==> v6 <==
==> flow/design.v (excerpt) <==
module median
#(
    parameter MEM_DATA_WIDTH = 32,
    parameter LUT_ADDR_WIDTH = 10,  
    parameter MEM_ADDR_WIDTH = 10,  
    parameter PIXEL_DATA_WIDTH = 8,
    parameter IMG_WIDTH  = 320,
    parameter IMG_HEIGHT = 320
)(
    input clk,  
    input rst_n,  
    input [31:0] word0,
    input [31:0] word1,
    input [31:0] word2,
    output [PIXEL_DATA_WIDTH-1:0] pixel1,
    output [PIXEL_DATA_WIDTH-1:0] pixel2,
    output [PIXEL_DATA_WIDTH-1:0] pixel3,
    output [PIXEL_DATA_WIDTH-1:0] pixel4,
    output [LUT_ADDR_WIDTH-1:0] raddr_a,
    output [LUT_ADDR_WIDTH-1:0] raddr_b,
    output [LUT_ADDR_WIDTH-1:0] raddr_c,
    output [MEM_ADDR_WIDTH-1:0] waddr
);
clock: 46.9 ns
lec_check: 0
cap_margin: 20
core_aspect_ratio: 1.76
core_margin: 6
core_utilization: 23
cts_cluster_diameter: 89
cts_cluster_size: 10
gpl_routability_driven: 1
gpl_timing_driven: 0
hold_slack_margin: -0.02
min_routing_layer: met2
place_density: 0.81
slew_margin: 15
run.sh (not shown) runs the stock make flow with config.mk's settings and CLKGATE_MAP_FILE=.
==> v14 (differences from v6) <==
ABC_AREA = 1   (was not set)
CORE_ASPECT_RATIO = not set   (was 1.76)
CORE_MARGIN = 2   (was 6)
CORE_UTILIZATION = 71   (was 23)
CTS_CLUSTER_DIAMETER = not set   (was 89)
CTS_CLUSTER_SIZE = not set   (was 10)
GPL_ROUTABILITY_DRIVEN = not set   (was 1)
GPL_TIMING_DRIVEN = not set   (was 0)
HOLD_SLACK_MARGIN = not set   (was -0.02)
MAX_ROUTING_LAYER = met4   (was not set)
MIN_ROUTING_LAYER = not set   (was met2)
PLACE_DENSITY = not set   (was 0.81)
SLEW_MARGIN = 20   (was 15)
==> flow/constraint.sdc (replaced) <==
create_clock -name core_clock -period 21.6 [get_ports {clk}]
set_input_delay 4.3200 -clock core_clock [delete_from_list [all_inputs] [get_ports {clk}]]
set_output_delay 4.3200 -clock core_clock [all_outputs]
set_load 0.01 [all_outputs]
==> results <==
|  | v14 | v6 |
|---|---|---|
| Status | no timing/DRC/antenna violations | no timing/DRC/antenna violations |
| Antenna violations before repair | 1 | 0 |
| Rows | 64 | 154 |
| Chip area | 32800 µm² | 110000 µm² |
| Worst Setup EP | pixel4[0] | pixel4[3] |
| FA/HA/MAJ Cells, Area Fraction | 24.4% | 23.4% |
| Global-route wire length before repair | 115000 µm | 152000 µm |
| Clock network area share | 2.32% | 2.20% |
| OpenROAD warning count | 32 | 30 |
| Multiplexer share of the synthesized area | 0% | 9.41% |
| Reg-to-reg endpoint | dff_out_pipe.q0[7] | dff_out_pipe.q0[4] |
| Yosys-reported design area after synthesis | 22300 µm² | 23400 µm² |
| Arrival time reported for the critical path endpoint | 16.73 ns | 33.77 ns |
| Fin nets | 4262 | 3835 |
| Combinational share of cell area | 67.0% | 67.8% |

==> run a <==
median again, from the RTL that the note above started with.
export LEC_CHECK = 0
export ABC_AREA = 1
export CAP_MARGIN = 20
export CORE_MARGIN = 2
export CORE_UTILIZATION = 69
export CTS_CLUSTER_DIAMETER = 347
export CTS_CLUSTER_SIZE = 95
export SLEW_MARGIN = 20
export TNS_END_PERCENT = 10
create_clock -name core_clock -period 19.6 [get_ports {clk}]
==> run b: changes against run a <==
- ABC_AREA: 1 -> not set
- CELL_PAD_IN_SITES_GLOBAL_PLACEMENT: not set -> 2
- CTS_CLUSTER_DIAMETER: 347 -> not set
- CTS_CLUSTER_SIZE: 95 -> not set
- TNS_END_PERCENT: 10 -> 70
==> flow/constraint.sdc (replaced) <==
create_clock -name core_clock -period 35.4 [get_ports {clk}]
set_input_delay 7.0800 -clock core_clock [delete_from_list [all_inputs] [get_ports {clk}]]
set_output_delay 7.0800 -clock core_clock [all_outputs]
set_load 0.01 [all_outputs]
==> comparison table <==
item	run a	run b
Outcome	complete, but fails checks	did not finish
Last stage reached	-	global placement without I/O
Reasons for failing layout checks	setup timing	-
Basic Gates by Area	30.02%	17.79%
Gate count after technology mapping	3554	3090
Chip area	33760 um^2	35330 um^2
Post-synthesis sequential area ratio	14.03%	13.40%
Mapped Area	22290 um^2	23350 um^2
Mux frac, synth	0%	9.409%
Net count after synthesis	4084	3620
Xor and xnor fraction of the mapped netlist area	1.690%	2.813%
Synthesized area divided by synthesized cell count	6.271 um^2	7.557 um^2
Area fraction in compound gates after synthesis	19.48%	26.54%
Cells in synth_stat.txt	3554	3090
Placement row count	65	67
Adder Share, Synth	24.35%	23.42%
Die width	183.7 um	188.0 um
Die Height	183.7 um	188.0 um
YS chip area	22290 um^2	23350 um^2
Starting utilization of the core area	70.27%	69.81%
Area of the core region	31720 um^2	33450 um^2
Top-count cell post-synth	sky130_fd_sc_hd__nand2_1	sky130_fd_sc_hd__ha_1
Dominant cell area share	24.08%	22.99%

==> job 9445: inputs <==
Starting RTL as in the previous note.
==> flow/design.v (excerpt) <==
module median
#(
    parameter MEM_DATA_WIDTH = 32,
    parameter LUT_ADDR_WIDTH = 10,  
    parameter MEM_ADDR_WIDTH = 10,  
    parameter PIXEL_DATA_WIDTH = 8,
    parameter IMG_WIDTH  = 320,
    parameter IMG_HEIGHT = 320
)(
    input clk,  
    input rst_n,  
    input [31:0] word0,
    input [31:0] word1,
    input [31:0] word2,
    output [PIXEL_DATA_WIDTH-1:0] pixel1,
    output [PIXEL_DATA_WIDTH-1:0] pixel2,
    output [PIXEL_DATA_WIDTH-1:0] pixel3,
    output [PIXEL_DATA_WIDTH-1:0] pixel4,
    output [LUT_ADDR_WIDTH-1:0] raddr_a,
    output [LUT_ADDR_WIDTH-1:0] raddr_b,
    output [LUT_ADDR_WIDTH-1:0] raddr_c,
    output [MEM_ADDR_WIDTH-1:0] waddr
);
    wire [PIXEL_DATA_WIDTH-1:0] x2_y1;
    wire [PIXEL_DATA_WIDTH-1:0] x2_y0;
    wire [PIXEL_DATA_WIDTH-1:0] x2_ym1;
    wire [PIXEL_DATA_WIDTH-1:0] x1_y1;
    wire [PIXEL_DATA_WIDTH-1:0] x1_y0;
    wire [PIXEL_DATA_WIDTH-1:0] x1_ym1;
    wire [PIXEL_DATA_WIDTH-1:0] x0_y1;
    wire [PIXEL_DATA_WIDTH-1:0] x0_y0;
    wire [PIXEL_DATA_WIDTH-1:0] x0_ym1;
    wire [PIXEL_DATA_WIDTH-1:0] xm1_y1;
    wire [PIXEL_DATA_WIDTH-1:0] xm1_y0;
    wire [PIXEL_DATA_WIDTH-1:0] xm1_ym1;
    assign x2_y1   = word0[PIXEL_DATA_WIDTH-1:0];
    assign x2_y0   = word1[PIXEL_DATA_WIDTH-1:0];
    assign x2_ym1  = word2[PIXEL_DATA_WIDTH-1:0];
    assign x1_y1   = word0[(PIXEL_DATA_WIDTH*2)-1:PIXEL_DATA_WIDTH];
    assign x1_y0   = word1[(PIXEL_DATA_WIDTH*2)-1:PIXEL_DATA_WIDTH];
    assign x1_ym1  = word2[(PIXEL_DATA_WIDTH*2)-1:PIXEL_DATA_WIDTH];
    assign x0_y1   = word0[(PIXEL_DATA_WIDTH*3)-1:(PIXEL_DATA_WIDTH*2)];
    assign x0_y0   = word1[(PIXEL_DATA_WIDTH*3)-1:(PIXEL_DATA_WIDTH*2)];
    assign x0_ym1  = word2[(PIXEL_DATA_WIDTH*3)-1:(PIXEL_DATA_WIDTH*2)];
    assign xm1_y1  = word0[(PIXEL_DATA_WIDTH*4)-1:(PIXEL_DATA_WIDTH*3)];
  ...
clock: 24.4 ns
lec_check: 0
cap_margin: 20
core_margin: 2
core_utilization: 70
cts_cluster_diameter: 219
cts_cluster_size: 37
setup_slack_margin: 4.42
slew_margin: 20
==> inputs of job 679, as changes to job 9445 <==
- ABC_AREA: unset -> 1
- CORE_UTILIZATION: 70 -> 71
- CTS_CLUSTER_DIAMETER: 219 -> 46
- CTS_CLUSTER_SIZE: 37 -> 75
- MAX_ROUTING_LAYER: unset -> met4
- SETUP_SLACK_MARGIN: 4.42 -> unset
==> flow/constraint.sdc (replaced) <==
create_clock -name core_clock -period 17.9 [get_ports {clk}]
set_input_delay 3.5800 -clock core_clock [delete_from_list [all_inputs] [get_ports {clk}]]
set_output_delay 3.5800 -clock core_clock [all_outputs]
set_load 0.01 [all_outputs]
==> inputs of job 1424, as changes to job 9445 <==
- CAP_MARGIN: 20 -> 35
- CORE_UTILIZATION: 70 -> 40
- CTS_CLUSTER_DIAMETER: 219 -> 44
- CTS_CLUSTER_SIZE: 37 -> unset
- SETUP_SLACK_MARGIN: 4.42 -> 5.0
==> flow/constraint.sdc (replaced) <==
create_clock -name core_clock -period 30.0 [get_ports {clk}]
set_input_delay 6.0000 -clock core_clock [delete_from_list [all_inputs] [get_ports {clk}]]
set_output_delay 6.0000 -clock core_clock [all_outputs]
set_load 0.01 [all_outputs]
==> summary of the runs <==
Job 679 ended with an error in 5_1_grt. Job 1424 produced a clean layout. Job 9445 aborted during 5_1_grt with GRT-0116.
Against job 9445, the die size of job 1424 is higher by 73%.
In job 9445 the synthesized area is larger than in job 679, by 4.8%.
Between job 679 and job 1424, the lower synthesized cell count is in job 1424 (gap about 15%, measured against job 1424).

==> 01-14: inputs <==
median again, from the RTL that the note above started with.
Design median, start of the top module:
module median
#(
    parameter MEM_DATA_WIDTH = 32,
    parameter LUT_ADDR_WIDTH = 10,  
    parameter MEM_ADDR_WIDTH = 10,  
    parameter PIXEL_DATA_WIDTH = 8,
    parameter IMG_WIDTH  = 320,
    parameter IMG_HEIGHT = 320
)(
    input clk,  
    input rst_n,  
    input [31:0] word0,
    input [31:0] word1,
    input [31:0] word2,
    output [PIXEL_DATA_WIDTH-1:0] pixel1,
    output [PIXEL_DATA_WIDTH-1:0] pixel2,
    output [PIXEL_DATA_WIDTH-1:0] pixel3,
    output [PIXEL_DATA_WIDTH-1:0] pixel4,
    output [LUT_ADDR_WIDTH-1:0] raddr_a,
    output [LUT_ADDR_WIDTH-1:0] raddr_b,
    output [LUT_ADDR_WIDTH-1:0] raddr_c,
    output [MEM_ADDR_WIDTH-1:0] waddr
);
Settings: LEC_CHECK=0, ABC_AREA=1, CAP_MARGIN=40, CELL_PAD_IN_SITES_DETAIL_PLACEMENT=1, CELL_PAD_IN_SITES_GLOBAL_PLACEMENT=3, CORE_ASPECT_RATIO=1.07, CORE_MARGIN=2, CORE_UTILIZATION=40, CTS_CLUSTER_DIAMETER=176, CTS_CLUSTER_SIZE=48, GPL_ROUTABILITY_DRIVEN=1, GPL_TIMING_DRIVEN=0, HOLD_SLACK_MARGIN=0.23, SETUP_SLACK_MARGIN=5.0, SLEW_MARGIN=20, TNS_END_PERCENT=80; clock period 16.8 ns.
==> 02-15 (differences from 01-14) <==
Settings changed: ABC_AREA 1 to default, CAP_MARGIN 40 to 20, CELL_PAD_IN_SITES_DETAIL_PLACEMENT 1 to default, CELL_PAD_IN_SITES_GLOBAL_PLACEMENT 3 to default, CORE_ASPECT_RATIO 1.07 to default, CORE_UTILIZATION 40 to 72, CTS_CLUSTER_DIAMETER 176 to default, CTS_CLUSTER_SIZE 48 to default, GPL_ROUTABILITY_DRIVEN 1 to default, GPL_TIMING_DRIVEN 0 to default, HOLD_SLACK_MARGIN 0.23 to default, PLACE_DENSITY from default to 0.66, SETUP_SLACK_MARGIN 5.0 to -1.43, TNS_END_PERCENT 80 to default.
==> flow/constraint.sdc (replaced) <==
create_clock -name core_clock -period 23.7 [get_ports {clk}]
set_input_delay 4.7400 -clock core_clock [delete_from_list [all_inputs] [get_ports {clk}]]
set_output_delay 4.7400 -clock core_clock [all_outputs]
set_load 0.01 [all_outputs]
==> results <==
	02-15	01-14
Number of instances in the synthesized netlist	3090	3554
Share of synthesized area occupied by flip-flops and latches	13.4%	14.0%
Most instantiated library cell after synthesis	sky130_fd_sc_hd__ha_1	sky130_fd_sc_hd__nand2_1
Post-Synth AOI/OAI Area	26.5%	19.5%
Core Region	0.0317 sq mm	0.0551 sq mm
Floorplan net count	3620	4084
Yosys xor share	2.81%	1.69%
Height of the die	184 microns	248 microns
Fraction of the mapped netlist area in adder cells	23.4%	24.4%
Unique masters post-synth	99	59
Core utilization before placement	73.6%	40.4%
Area of the synthesized netlist per yosys stat	0.0234 sq mm	0.0223 sq mm
Simple-Gate Area Share	17.8%	30.0%
Cell area after technology mapping	0.0234 sq mm	0.0223 sq mm
Outcome	finished with violations	aborted with a tool error
Last stage reached	-	3_1_place_gp_skip_io
Reasons for failing layout checks	capacitance limit, slew limit, setup timing	-
Mux share	9.41%	0%
Cells in synth_stat.txt	3090	3554
Overall chip area	0.0339 sq mm	0.0576 sq mm
Floorplan row count	65	89
Horizontal extent of the die	184 microns	232 microns
Yosys top cell area share	23.0%	24.1%
Per-instance average area after synthesis	7.56 sq um	6.27 sq um
